==> inputs of fjord <==
==> flow/design.v <==
`timescale 1ns / 1ps
module srl_oneshot(
		input clk250_i,
		input rst_i,
		input trig_i,
		output scal_o
    );
	parameter ONESHOT_LENGTH = 16;
	reg flag;
	reg [15:0] delay_line;
	always @(posedge clk250_i) begin
		if (rst_i) begin
			flag <= 0;
			delay_line <= {16{1'b0}};
		end else begin
			if (trig_i) flag <= 1;
			else if (delay_line[ONESHOT_LENGTH-1]) flag <= 0;
			delay_line <= {delay_line[14:0],trig_i};
		end
	end
	assign scal_o = flag;
endmodule
`timescale 1ns / 1ps
module srl_oneshot_with_ref(
		input clk250_i,
		input rst_i,
		input pulse_i,
		input trig_i,
		output mon_scal_o,
		output scal_o
    );
	parameter ONESHOT_LENGTH = 16;
	reg [1:0] mon_flag_reg;
	reg mon_flag;
	reg flag;
	reg [15:0] delay_line;
	reg [15:0] mon_delay_line;
	always @(posedge clk250_i) begin
		if (rst_i) begin
			mon_flag_reg <= 2'b00;
			mon_flag <= 0;
			mon_delay_line <= {16{1'b0}};
			flag <= 0;
			delay_line <= {16{1'b0}};
		end else begin
			mon_flag_reg <= {mon_flag_reg[0],flag & pulse_i};
			if (mon_flag_reg[0] && !mon_flag_reg[1]) mon_flag <= 1;
			else if (mon_delay_line[ONESHOT_LENGTH-1]) mon_flag <= 0;
			mon_delay_line <= {mon_delay_line[14:0],mon_flag_reg[0] && !mon_flag_reg[1]};
			if (trig_i) flag <= 1;
			else if (delay_line[ONESHOT_LENGTH-1]) flag <= 0;
			delay_line <= {delay_line[14:0],trig_i};
		end
	end
	assign scal_o = flag;
	assign mon_scal_o = mon_flag;
endmodule
`timescale 1ns / 1ps
module ANITA3_trigger_holdoff(
		input clk250_i,
		input rst_i,
		input trig_i,
		output holdoff_o
    );
	reg holdoff_div_2;
	reg [3:0] holdoff_counter;
	wire [4:0] holdoff_counter_plus_one = holdoff_counter + 1;
	reg trigger_holdoff;
	reg clear_holdoff;
	always @(posedge clk250_i) begin
		if (rst_i) begin
			trigger_holdoff <= 0;
			holdoff_div_2 <= 0;
			holdoff_counter <= {4{1'b0}};
			clear_holdoff <= 0;
		end else begin
			if (clear_holdoff) trigger_holdoff <= 0;
			else if (trig_i) trigger_holdoff <= 1;
			if (!trigger_holdoff) holdoff_div_2 <= 0;
			else holdoff_div_2 <= ~holdoff_div_2;
			if (!trigger_holdoff) holdoff_counter <= {4{1'b0}};
			else if (holdoff_div_2) holdoff_counter <= holdoff_counter_plus_one;
			clear_holdoff <= holdoff_counter_plus_one[4];
		end
	end
	assign holdoff_o = trigger_holdoff;
endmodule
`timescale 1ns / 1ps
module ANITA3_simple_trigger_map(
		clk250_i,
		rst_i,
		L1_i,
		mask_i,
		V_pol_phi_o,
		H_pol_phi_o
    );
	parameter NUM_SURFS = 12;
	parameter NUM_TRIG = 4;
	parameter NUM_PHI = 16;
	input clk250_i;
	input rst_i;
	input [NUM_SURFS*NUM_TRIG-1:0] L1_i;
	input [2*NUM_PHI-1:0] mask_i;
	output [NUM_PHI-1:0] V_pol_phi_o;
	output [NUM_PHI-1:0] H_pol_phi_o;
	wire [NUM_PHI-1:0] V_pol_phi_in;
	wire [NUM_PHI-1:0] H_pol_phi_in;
	wire [NUM_TRIG-1:0] SURF_L1[NUM_SURFS-1:0];
	generate
		genvar s;
		for (s=0;s<NUM_SURFS;s=s+1) begin : SL
			assign SURF_L1[s] = L1_i[4*s +: 4];
		end
	endgenerate
	wire [NUM_PHI-1:0] V_pol_mask = mask_i[0 +: NUM_PHI];
	wire [NUM_PHI-1:0] H_pol_mask = mask_i[NUM_PHI +: NUM_PHI];
	reg [NUM_PHI-1:0] V_pol_phi_reg;
	reg [NUM_PHI-1:0] H_pol_phi_reg;
	reg [NUM_PHI-1:0] V_pol_phi_pipe;
	reg [NUM_PHI-1:0] H_pol_phi_pipe;
	assign V_pol_phi_in[0] = SURF_L1[2][0];
	assign V_pol_phi_in[4] = SURF_L1[2][1];
	assign H_pol_phi_in[0] = SURF_L1[2][2];
	assign H_pol_phi_in[4] = SURF_L1[2][3];
	assign V_pol_phi_in[2] = SURF_L1[3][0];
	assign V_pol_phi_in[6] = SURF_L1[3][1];
	assign H_pol_phi_in[2] = SURF_L1[3][2];
	assign H_pol_phi_in[6] = SURF_L1[3][3];
	assign V_pol_phi_in[1] = SURF_L1[4][0];
	assign V_pol_phi_in[5] = SURF_L1[4][1];
	assign H_pol_phi_in[1] = SURF_L1[4][2];
	assign H_pol_phi_in[5] = SURF_L1[4][3];
	assign V_pol_phi_in[3] = SURF_L1[5][0];
	assign V_pol_phi_in[7] = SURF_L1[5][1];
	assign H_pol_phi_in[3] = SURF_L1[5][2];
	assign H_pol_phi_in[7] = SURF_L1[5][3];
	assign V_pol_phi_in[15] = SURF_L1[6][0];
	assign V_pol_phi_in[11] = SURF_L1[6][1];
	assign H_pol_phi_in[15] = SURF_L1[6][2];
	assign H_pol_phi_in[11] = SURF_L1[6][3];
	assign V_pol_phi_in[13] = SURF_L1[7][0];
	assign V_pol_phi_in[9] = SURF_L1[7][1];
	assign H_pol_phi_in[13] = SURF_L1[7][2];
	assign H_pol_phi_in[9] = SURF_L1[7][3];
	assign V_pol_phi_in[14] = SURF_L1[8][0];
	assign V_pol_phi_in[10] = SURF_L1[8][1];
	assign H_pol_phi_in[14] = SURF_L1[8][2];
	assign H_pol_phi_in[10] = SURF_L1[8][3];
	assign V_pol_phi_in[12] = SURF_L1[9][0];
	assign V_pol_phi_in[8] = SURF_L1[9][1];
	assign H_pol_phi_in[12] = SURF_L1[9][2];
	assign H_pol_phi_in[8] = SURF_L1[9][3];
	generate
		genvar j;
		for (j=0;j<NUM_PHI;j=j+1) begin : PHI
			always @(posedge clk250_i) begin : IFF
				if (rst_i) V_pol_phi_reg[j] <= 0;
				else if (V_pol_mask[j]) V_pol_phi_reg[j] <= 0;
				else V_pol_phi_reg[j] <= V_pol_phi_in[j];
				if (rst_i) H_pol_phi_reg[j] <= 0;
				else if (H_pol_mask[j]) H_pol_phi_reg[j] <= 0;
				else H_pol_phi_reg[j] <= H_pol_phi_in[j];
			end
		end
	endgenerate
	always @(posedge clk250_i) begin
		if (rst_i) begin
			V_pol_phi_pipe <= {NUM_PHI{1'b0}};
			H_pol_phi_pipe <= {NUM_PHI{1'b0}};
		end else begin
			V_pol_phi_pipe <= V_pol_phi_reg;
			H_pol_phi_pipe <= H_pol_phi_reg;
		end
	end
	assign V_pol_phi_o = V_pol_phi_pipe;
	assign H_pol_phi_o = H_pol_phi_pipe;
endmodule
`timescale 1ns / 1ps
module ANITA3_simple_trigger( clk250_i,
										rst_i,
										L1_i,
										trig_o,
										scal_o,
										scal_L1_o,
										disable_i,
										refpulse_i,
										mon_scal_o,
										ant_mask_i,
										phi_mask_i,
										phi_o,
										count_o
										);
   parameter NUM_SURFS = 12;
   parameter NUM_TRIG = 4;
   parameter NUM_HOLD = 4;   
	parameter NUM_PHI = 16;
   input clk250_i;
	input rst_i;
   input [NUM_SURFS*NUM_TRIG-1:0] L1_i;
	input [2*NUM_PHI-1:0] ant_mask_i;
	input [2*NUM_PHI-1:0] phi_mask_i;
   output 			  trig_o;
	output [2*NUM_PHI-1:0] phi_o;
	output [2*NUM_PHI-1:0] scal_o;
	output [2*NUM_PHI-1:0] scal_L1_o;
	input refpulse_i;
	output [2*NUM_PHI-1:0] mon_scal_o;
	output [7:0] count_o;
	input disable_i;
	wire [NUM_PHI-1:0] V_pol_phi;
	wire [NUM_PHI-1:0] H_pol_phi;
	ANITA3_simple_trigger_map u_map(.clk250_i(clk250_i),
											  .rst_i(rst_i),
											  .mask_i(ant_mask_i),
											  .L1_i(L1_i),
											  .V_pol_phi_o(V_pol_phi),
											  .H_pol_phi_o(H_pol_phi));
	reg [NUM_PHI-1:0] V_pol_trig;
	reg [NUM_PHI-1:0] H_pol_trig;
	reg [NUM_PHI-1:0] V_pol_phi_del;
	reg [NUM_PHI-1:0] H_pol_phi_del;
	reg [NUM_PHI-1:0] V_pol_hold;
	reg [NUM_PHI-1:0] H_pol_hold;
	reg [NUM_PHI-1:0] V_pol_pat;
	reg [NUM_PHI-1:0] H_pol_pat;	
	reg H_rf_trigger;
	reg V_rf_trigger;
	reg rf_trigger;
	reg [1:0] raw_rf_trigger;
	wire trigger_holdoff;
	reg [7:0] raw_rf_count;
	reg rf_count_flag;
	reg [7:0] rf_count;	
	reg trig_disable;
	generate
		genvar i;
		for (i=0;i<NUM_PHI;i=i+1) begin : RF_TRIG
			srl_oneshot l1v_scaler(.clk250_i(clk250_i),.rst_i(rst_i),.trig_i(V_pol_phi[i]), 
													.scal_o(scal_L1_o[i]));
			srl_oneshot l1h_scaler(.clk250_i(clk250_i),.rst_i(rst_i),.trig_i(H_pol_phi[i]), 
													.scal_o(scal_L1_o[NUM_PHI+i]));
			srl_oneshot_with_ref v_scaler(.clk250_i(clk250_i),.rst_i(rst_i),.trig_i(V_pol_trig[i]),.pulse_i(refpulse_i), 
													.scal_o(scal_o[i]), .mon_scal_o(mon_scal_o[i]));
			srl_oneshot_with_ref h_scaler(.clk250_i(clk250_i),.rst_i(rst_i),.trig_i(H_pol_trig[i]),.pulse_i(refpulse_i), 
													.scal_o(scal_o[NUM_PHI+i]), .mon_scal_o(mon_scal_o[NUM_PHI+i]));
			always @(posedge clk250_i) begin
				if (rst_i) begin
					V_pol_trig[i] <= 1'b0;
					H_pol_trig[i] <= 1'b0;
				end else begin
				V_pol_trig[i] <= ((V_pol_phi[i]) && (V_pol_phi[(i+1)%NUM_PHI])) && !phi_mask_i[i];  
				H_pol_trig[i] <= ((H_pol_phi[i]) && (H_pol_phi[(i+1)%NUM_PHI])) && !phi_mask_i[NUM_PHI+i];	
				end
				end
		end
	endgenerate
	always @(posedge clk250_i) begin
		if (rst_i) begin
			trig_disable <= 0;
			V_pol_phi_del <= {NUM_PHI{1'b0}};
			H_pol_phi_del <= {NUM_PHI{1'b0}};
			H_pol_hold <= {NUM_PHI{1'b0}};
			V_pol_hold <= {NUM_PHI{1'b0}};
			H_pol_pat <= {NUM_PHI{1'b0}};
			V_pol_pat <= {NUM_PHI{1'b0}};
			H_rf_trigger <= 0;
			V_rf_trigger <= 0;
			rf_trigger <= 0;
			raw_rf_trigger <= {2{1'b0}};
			rf_count_flag <= 0;
			raw_rf_count <= {8{1'b0}};
			rf_count <= {8{1'b0}};
		end else begin
		trig_disable <= disable_i;
		V_pol_phi_del <= V_pol_phi;
		H_pol_phi_del <= H_pol_phi;
		H_pol_hold <= H_pol_phi_del;
		V_pol_hold <= V_pol_phi_del;
		if ((H_rf_trigger || V_rf_trigger) && !trigger_holdoff) H_pol_pat <= H_pol_hold;
		if ((H_rf_trigger || V_rf_trigger) && !trigger_holdoff) V_pol_pat <= V_pol_hold;		
		H_rf_trigger <= |H_pol_trig;
		V_rf_trigger <= |V_pol_trig;
		rf_trigger <= (H_rf_trigger | V_rf_trigger) && !trigger_holdoff && !trig_disable;
		raw_rf_trigger <= {raw_rf_trigger[0],(H_rf_trigger | V_rf_trigger)};
		rf_count_flag <= (raw_rf_trigger[0] && !raw_rf_trigger[1]);
		if (rf_count_flag) raw_rf_count <= raw_rf_count + 1;
		if (rf_count_flag && trigger_holdoff) rf_count <= raw_rf_count;
			end
	end
	ANITA3_trigger_holdoff u_rf_holdoff(.clk250_i(clk250_i),
													.rst_i(rst_i),
													.trig_i(V_rf_trigger | H_rf_trigger),
													.holdoff_o(trigger_holdoff));
	assign trig_o = rf_trigger;
	assign phi_o = {H_pol_pat,V_pol_pat};
	assign count_o = rf_count;
endmodule
==> flow/run.sh <==
#!/bin/bash
# the make line also repeats each setting of config.mk as NAME=value (left out here)
make -C /OpenROAD-flow-scripts/flow DESIGN_CONFIG=/design/flow/config.mk WORK_HOME=/design/flow/orfs CLKGATE_MAP_FILE= finish
==> flow/config.mk <==
export PLATFORM = sky130hd
export DESIGN_NAME = ANITA3_simple_trigger
export DESIGN_NICKNAME = ANITA3_simple_trigger
export VERILOG_FILES = /design/flow/design.v
export SDC_FILE = /design/flow/constraint.sdc
export NUM_CORES = 4
export LEC_CHECK = 0
export CAP_MARGIN = 20
export CORE_ASPECT_RATIO = 1.21
export CORE_MARGIN = 3
export CORE_UTILIZATION = 72
export CTS_CLUSTER_DIAMETER = 348
export GPL_ROUTABILITY_DRIVEN = 0
export GPL_TIMING_DRIVEN = 0
export MAX_ROUTING_LAYER = met4
export MIN_ROUTING_LAYER = met2
export SLEW_MARGIN = 20
export TNS_END_PERCENT = 60
==> flow/constraint.sdc <==
create_clock -name core_clock -period 4.0 [get_ports {clk250_i}]
set_input_delay 0.8000 -clock core_clock [delete_from_list [all_inputs] [get_ports {clk250_i}]]
set_output_delay 0.8000 -clock core_clock [all_outputs]
set_load 0.01 [all_outputs]
==> harbor (differences from fjord) <==
- ABC_AREA: not set -> 1
- CORE_ASPECT_RATIO: 1.21 -> not set
- CORE_MARGIN: 3 -> 2
- CTS_CLUSTER_DIAMETER: 348 -> not set
- CTS_CLUSTER_SIZE: not set -> 10
- GPL_ROUTABILITY_DRIVEN: 0 -> not set
- GPL_TIMING_DRIVEN: 0 -> not set
- MAX_ROUTING_LAYER: met4 -> not set
- MIN_ROUTING_LAYER: met2 -> not set
- SETUP_SLACK_MARGIN: not set -> 0.15
- TNS_END_PERCENT: 60 -> not set
==> flow/constraint.sdc (replaced) <==
create_clock -name core_clock -period 1.9 [get_ports {clk250_i}]
set_input_delay 0.3800 -clock core_clock [delete_from_list [all_inputs] [get_ports {clk250_i}]]
set_output_delay 0.3800 -clock core_clock [all_outputs]
set_load 0.01 [all_outputs]
==> notes <==
Power: fjord is smaller than harbor (53%).
Between harbor and fjord, the lower register-to-register slack is in harbor (gap 1.6 ns).
Of fjord and harbor, harbor has the higher final cell count (gap about 18%, measured against harbor).
fjord finished with design-rule violations left. harbor finished clean.
In fjord the clock skew is higher than in harbor, by 0.011 ns.
Between harbor and fjord, the lower global-route usage is in harbor (gap 20 points).
Against harbor, the core utilization of fjord is higher by 2.8 points.

========
==> inputs of branch amber <==
// ANITA3_simple_trigger: RTL as listed in full above, without the edits since
make LEC_CHECK=0 ABC_AREA=0 CAP_MARGIN=20 CELL_PAD_IN_SITES_GLOBAL_PLACEMENT=3 CORE_ASPECT_RATIO=1.18 CORE_MARGIN=7 CORE_UTILIZATION=68 CTS_CLUSTER_SIZE=42 GPL_ROUTABILITY_DRIVEN=0 GPL_TIMING_DRIVEN=0 MIN_ROUTING_LAYER=met2 SLEW_MARGIN=5 TNS_END_PERCENT=95 finish   # period 4.0 ns
run.sh (not shown) runs the stock make flow with config.mk's settings and CLKGATE_MAP_FILE=.
==> inputs of branch pepper, as changes to branch amber <==
==> flow/config.mk (replaced) <==
export PLATFORM = sky130hd
export DESIGN_NAME = ANITA3_simple_trigger
export DESIGN_NICKNAME = ANITA3_simple_trigger
export VERILOG_FILES = /design/flow/design.v
export SDC_FILE = /design/flow/constraint.sdc
export NUM_CORES = 4
export LEC_CHECK = 0
export CAP_MARGIN = 35
export CELL_PAD_IN_SITES_DETAIL_PLACEMENT = 2
export CORE_MARGIN = 8
export CORE_UTILIZATION = 70
export CTS_CLUSTER_SIZE = 16
export GPL_ROUTABILITY_DRIVEN = 0
export HOLD_SLACK_MARGIN = 0.1
export MAX_ROUTING_LAYER = met5
export MIN_ROUTING_LAYER = met2
export PLACE_DENSITY_LB_ADDON = 0.12
export SETUP_SLACK_MARGIN = 0.91
export SLEW_MARGIN = 10
export TNS_END_PERCENT = 25
==> flow/constraint.sdc (replaced) <==
create_clock -name core_clock -period 4.75 [get_ports {clk250_i}]
set_input_delay 0.9500 -clock core_clock [delete_from_list [all_inputs] [get_ports {clk250_i}]]
set_output_delay 0.9500 -clock core_clock [all_outputs]
set_load 0.01 [all_outputs]
==> results <==
quantity                                                                    branch pepper            branch amber
Most frequent cell after synthesis                                                dfxtp_1                 dfxtp_1
Main synth FF type                                                                dfxtp_1                 dfxtp_1
Result of the run                                                  stopped before the end  stopped before the end
Failing step                                                                 3_5_place_dp    3_1_place_gp_skip_io
Synthesized chip area reported by yosys                                       52400 sq um             52400 sq um
Number of nets at floorplan                                                          4440                    4440
Height of the die                                                                  290 um                  316 um
Leading area contributor after synthesis                                          dfxtp_1                 dfxtp_1
Cell area after technology mapping                                            52400 sq um             52400 sq um
Fraction of the mapped netlist area in adder cells                                0.0477%                 0.0477%
FF+latch count, synth                                                                1854                    1854
Multiplexer area fraction after synthesis                                         0.0382%                 0.0382%
Die W                                                                              290 um                  270 um
Post-synthesis compound-gate area fraction                                          1.43%                   1.43%
Post-Synthesis Cells                                                                 4322                    4322
Library cells used by synthesis                                                        31                      31
Number of cell instances after yosys synthesis                                       4322                    4322
Share of the synthesized netlist area taken by xor and xnor gates                  0.117%                  0.117%
Fp_density                                                                          70.5%                   68.8%
Share of the synthesized area in the top cell type                                  70.8%                   70.8%
DIE AREA                                                                      83900 sq um             85100 sq um
Core outline area                                                             74300 sq um             76200 sq um
Standard-cell row count                                                               100                     110
Power is estimated from default activity; no workload was simulated.
